north:
## chip_to_symbol
module chip_to_symbol 
(
input logic         i_clk,
input logic         i_rst_n,
input logic         i_stream,
input logic         i_stream_valid,
output logic [3:0]  o_symbol,
output logic        o_symbol_valid       
);
logic [4:0] r_bit_counter;
logic [31:0] r_received_chip;
logic [5:0] s_ones_counter[15:0];
logic	[31:0]	chip_values [15:0];  
initial 
begin
	chip_values[0] 		=  32'b11011001110000110101001000101110;
	chip_values[8] 		=  32'b11101101100111000011010100100010;
	chip_values[4] 		=  32'b00101110110110011100001101010010;
	chip_values[12] 	=  32'b00100010111011011001110000110101;
	chip_values[2] 		=  32'b01010010001011101101100111000011;
	chip_values[10] 	=  32'b00110101001000101110110110011100;
	chip_values[6] 		=  32'b11000011010100100010111011011001;
	chip_values[14] 	=  32'b10011100001101010010001011101101;
	chip_values[1] 		=  32'b10001100100101100000011101111011;
	chip_values[9] 		=  32'b10111000110010010110000001110111;
	chip_values[5] 		=  32'b01111011100011001001011000000111;
	chip_values[13] 	=  32'b01110111101110001100100101100000;
	chip_values[3]		=  32'b00000111011110111000110010010110;
	chip_values[11]		=  32'b01100000011101111011100011001001;
	chip_values[7] 		=  32'b10010110000001110111101110001100;
	chip_values[15] 	=  32'b11001001011000000111011110111000;
end
always_ff@(posedge i_clk , negedge i_rst_n)
begin
    if(!i_rst_n)
    begin
        r_bit_counter <= 'd0;
    end
    else if(r_bit_counter=='d31) 
    begin
        r_bit_counter <= 'd0;
    end
    else if(i_stream_valid)
    begin
        r_bit_counter <= r_bit_counter + 'd1;
    end
end
always_ff@(posedge i_clk , negedge i_rst_n)
begin
    if(!i_rst_n)
    begin
        r_received_chip <= 'd0;
		for(int i = 0 ; i<16 ; i++)
        begin
			s_ones_counter[i] <= 'd0;
		end
    end
	else if (r_bit_counter==31)
	begin
		for(int i = 0 ; i<16 ; i++)
        begin
			s_ones_counter[i] <= 'd0;
		end
	end
    else if(i_stream_valid)
  ...
For scale: ~3100 cells after synthesis, roughly 9 I/O pins, about 0.023 mm² of cells after synthesis.
Settings: LEC_CHECK=0, ABC_AREA=1, CAP_MARGIN=20, CORE_MARGIN=2, CORE_UTILIZATION=66, SETUP_SLACK_MARGIN=1.52, SLEW_MARGIN=20, TNS_END_PERCENT=5; clock period 5.1 ns.
run.sh (not shown) runs the stock make flow with config.mk's settings and CLKGATE_MAP_FILE=.
Having completed the whole flow, north delivered a layout that passed the timing, DRC and antenna checks.
Modified inputs, south compared to north
Settings: TNS_END_PERCENT no longer set, was 5; CORE_UTILIZATION now 70, was 66; ABC_AREA no longer set, was 1; SETUP_SLACK_MARGIN no longer set, was 1.52; CTS_CLUSTER_SIZE now 31, previously not set; the clock period (ns, I/O delays scaled along) now 4.87, was 5.1.
Across north and south, a clean result was obtained everywhere but in south. Of north and south, south shows the lower met2 usage, with north above it. ~same clock tree cell share of total cell area in north and south. Compared with north, in south adder-cell share of the synthesized area saw a decrease; routed length on met2 saw a decrease. Of north and south, the lower placed instance count belongs to south.
Inputs modified between south and east:
Settings: a change of CORE_UTILIZATION from 70 to 40; an added GPL_TIMING_DRIVEN of 0; a change of CTS_CLUSTER_SIZE from 31 to 49; a change of the clock period (ns, I/O delays scaled along) from 4.87 to 10.0.
==> comparison <==
Changes observed in east relative to south: non-clock buffer count in the final layout shows a reduction of 255, met2 usage in global routing decreased 29 points, worst hold slack after final layout higher. Setup slack for east: 2.69 ns up relative to south. east finished every stage and its layout cleared the timing, DRC and antenna checks. Measured against each other, south and east differ in worst-case headroom to the max-slew limit, the higher figure coming from south. east against south: flop share of the area moved up, period utilization moved down, number of buffer and inverter instances along the worst setup path moved down, count of clock-buffer cells in the layout moved up. Transition time at the pin with the least slew margin came out higher on east than on south.
[inputs] west vs east
Settings: an added TNS_END_PERCENT of 70; a change of CORE_UTILIZATION from 40 to 61; a deleted CTS_CLUSTER_SIZE that had been 49; a deleted GPL_TIMING_DRIVEN that had been 0.
Results
- Looking at post-route fraction of the period consumed by the critical path, west sits 1.7 points lower than east does.
- Compared with east, west shows all-layer global routing usage higher by 13 points.
- As far as number of clock buffers inserted by TritonCTS goes, west and east are indistinguishable; the numbers are identical.
- Compared with east, west shows a lower transition time of the tightest slew-check pin.
- Floorplan die area on west is ahead of east.

Starting RTL as in the previous note.
make LEC_CHECK=0 CAP_MARGIN=5 CORE_MARGIN=2 CORE_UTILIZATION=72 CTS_CLUSTER_SIZE=17 SETUP_SLACK_MARGIN=0.93 SLEW_MARGIN=15 finish   # period 3.12 ns
The starting point died in clock tree synthesis (4_1_cts).
Rerun with:
CAP_MARGIN = 20   (was 5)
CORE_UTILIZATION = 16   (was 72)
CTS_CLUSTER_SIZE = default   (was 17)
SETUP_SLACK_MARGIN = default   (was 0.93)
SLEW_MARGIN = 20   (was 15)
clock period = 7.27 ns   (was 3.12 ns; I/O delays follow)
- The new run went through all stages and came out clean
- synthesized cell count stays the same
- die area rises to 4.4 times its value
- area after synthesis is unchanged
Rerun with:
CORE_UTILIZATION = 72   (was 16)
SETUP_SLACK_MARGIN = -0.57   (was default)
clock period = 9.16 ns   (was 7.27 ns; I/O delays follow)
Outcome:
- via count went up by 7.1%
- final area went down by 7.8%
- die area went down by about 80%
- setup slack improved by 1600 ps
- synthesized area is unchanged
- routed wire length went down by about 5%
Rerun with:
CORE_UTILIZATION = 40   (was 72)
SETUP_SLACK_MARGIN = -0.44   (was -0.57)
clock period = 7.27 ns   (was 9.16 ns; I/O delays follow)
Result:
- The new run finished with timing, DRC and antenna clean
- die area climbs by about 80%
- clock-buffer cell count climbs by 2
- first-iteration DRC count drops by 44%
- wire length climbs by 5.5%
- worst setup slack is worse by 1500 ps
- area after synthesis does not change

try-garnet:
chip_to_symbol again, from the RTL that the note above started with.
Design chip_to_symbol, start of the top module:
module chip_to_symbol 
(
input logic         i_clk,
input logic         i_rst_n,
input logic         i_stream,
input logic         i_stream_valid,
output logic [3:0]  o_symbol,
output logic        o_symbol_valid       
);
==> flow/config.mk <==
export PLATFORM = sky130hd
export DESIGN_NAME = chip_to_symbol
export DESIGN_NICKNAME = chip_to_symbol
export VERILOG_FILES = /design/flow/design.v
export SDC_FILE = /design/flow/constraint.sdc
export NUM_CORES = 4
export LEC_CHECK = 0
export ABC_AREA = 0
export CAP_MARGIN = 20
export CELL_PAD_IN_SITES_DETAIL_PLACEMENT = 0
export CELL_PAD_IN_SITES_GLOBAL_PLACEMENT = 0
export CORE_ASPECT_RATIO = 1.37
export CORE_MARGIN = 2
export CORE_UTILIZATION = 49
export CTS_CLUSTER_DIAMETER = 245
export CTS_CLUSTER_SIZE = 94
export GPL_TIMING_DRIVEN = 1
export PLACE_DENSITY = 0.5
export SLEW_MARGIN = 35
export TNS_END_PERCENT = 20
==> flow/constraint.sdc <==
create_clock -name core_clock -period 4.49 [get_ports {i_clk}]
set_input_delay 0.8980 -clock core_clock [delete_from_list [all_inputs] [get_ports {i_clk}]]
set_output_delay 0.8980 -clock core_clock [all_outputs]
set_load 0.01 [all_outputs]
The layout from try-garnet, despite a flow that completed every stage, fails the layout checks, with the failing checks listed as negative setup slack.
> inputs changed (try-garnet -> try-fjord)
Settings: TNS_END_PERCENT no longer set, was 20; CTS_CLUSTER_DIAMETER now 45, was 245; SETUP_SLACK_MARGIN now -0.19, previously not set; CORE_ASPECT_RATIO no longer set, was 1.37; CORE_UTILIZATION now 72, was 49; PLACE_DENSITY_LB_ADDON now 0.29, previously not set; PLACE_DENSITY no longer set, was 0.5; CTS_CLUSTER_SIZE now 22, was 94; the clock period (ns, I/O delays scaled along) now 4.38, was 4.49.
Findings:
The flow completed for try-fjord, but it is not clean: the layout still shows negative setup slack.
| global-route usage | lower: try-garnet |
Changes observed in try-fjord relative to try-garnet: total of clock buffers placed in the layout went down 1; number of iterations in the first detailed-routing pass went up by 4; final cell count went down about 5%.
Relative to try-fjord, the following input files were edited for try-juniper:
Settings: CTS_CLUSTER_SIZE: 22 -> 49; MAX_ROUTING_LAYER: unset -> met4; CTS_CLUSTER_DIAMETER: 45 -> 378; ABC_AREA: 0 -> 1; SETUP_SLACK_MARGIN: -0.19 -> unset; HOLD_SLACK_MARGIN: unset -> 0.3; CAP_MARGIN: 20 -> 0; PLACE_DENSITY_LB_ADDON: 0.29 -> unset; PLACE_DENSITY: unset -> 0.6; the clock period (ns, I/O delays scaled along): 4.38 -> 2.35.
Results
Taking try-fjord as the reference, in try-juniper die extent in y -about 2.5%, aoi/oai-family share of the synthesized area now sits lower, placement-stage cell area now larger, horizontal die dimension lost 2.5%, pre-CTS setup slack down 1.07 ns.
Placed cell count: try-juniper vs try-fjord up 13%
Comparing try-fjord with try-juniper, the tally of buffers added on design ports came out essentially unchanged.
The final reports for try-juniper and try-fjord show area after synthesis lower in the former.
try-juniper: aborted in clock tree synthesis (tool error)
> inputs changed (try-juniper -> try-harbor)
Settings: CTS_CLUSTER_SIZE changed from 49 to 22; MAX_ROUTING_LAYER removed (was met4); PLACE_DENSITY removed (was 0.6); CTS_CLUSTER_DIAMETER changed from 378 to 45; HOLD_SLACK_MARGIN removed (was 0.3); CAP_MARGIN changed from 0 to 20; PLACE_DENSITY_LB_ADDON newly set to 0.29; SETUP_SLACK_MARGIN newly set to -0.13; the clock period (ns, I/O delays scaled along) changed from 2.35 to 4.05.
Notes after the runs:
- Summary of try-harbor over try-juniper: fraction of the yosys area taken by sequential cells barely changed, fraction of the mapped netlist area in adder cells barely changed, count of standard-cell rows barely changed, post-detailed-placement cell area dropped 2800 um^2.
- Run status, try-harbor: aborted in global routing, error GRT-0116
- Measured against each other, try-juniper and try-harbor differ in final weighted congestion in routability-driven placement, the higher figure coming from try-juniper.
- Delta (try-harbor minus try-juniper): die size roughly the same, pre-CTS setup slack up 1.36 ns, number of placed instances, taps included fell 327, yosys synthesis chip area saw little to no change.
#### Input delta (try-xenon over try-harbor)
Settings: CAP_MARGIN changed from 20 to 15; SETUP_SLACK_MARGIN removed (was -0.13); CTS_CLUSTER_DIAMETER changed from 45 to 353; SLEW_MARGIN changed from 35 to 20; GPL_TIMING_DRIVEN removed (was 1); CELL_PAD_IN_SITES_DETAIL_PLACEMENT removed (was 0); PLACE_DENSITY_LB_ADDON removed (was 0.29); HOLD_SLACK_MARGIN newly set to -0.09; TNS_END_PERCENT newly set to 5; CELL_PAD_IN_SITES_GLOBAL_PLACEMENT removed (was 0); CTS_CLUSTER_SIZE changed from 22 to 72.
[summary]
The flow for try-xenon finished, though final verification flagged negative setup slack.
In try-xenon, the post-CTS setup repair buffer count came out 22 below the value in try-harbor.
try-harbor -> try-xenon: chip area estimate from yosys synthesis delta 0, exact match
Diff try-xenon..try-harbor | tally of unique sky130hd cells used after synthesis | unchanged
Compared to try-harbor, try-xenon has sum of net half-perimeters after detailed placement about 2% lower.
Relative to try-harbor, number of cells upsized or downsized after cts decreased by 57 in try-xenon.
From try-harbor to try-xenon, I/O pin count did not move at all.
Any difference in count of standard-cell rows between try-harbor and try-xenon is small enough to ignore.
The inputs of try-amber differ from those of try-xenon as listed below.
Settings: SETUP_SLACK_MARGIN now 1.16, previously not set; TNS_END_PERCENT now 100, was 5; SLEW_MARGIN now 5, was 20.
### Flow results
No final results exist for try-amber, since it was stopped by error GRT-0232 during global routing. Sort try-xenon and try-amber by placed wire-length estimate asc -> top: try-xenon. Final estimated routing congestion in global placement: lower on try-amber. The synthesized cell count was comparable across try-xenon and try-amber. From try-xenon to try-amber the numbers moved as follows: multiplexer area fraction after synthesis did not really move; post-synthesis average cell area did not really move.
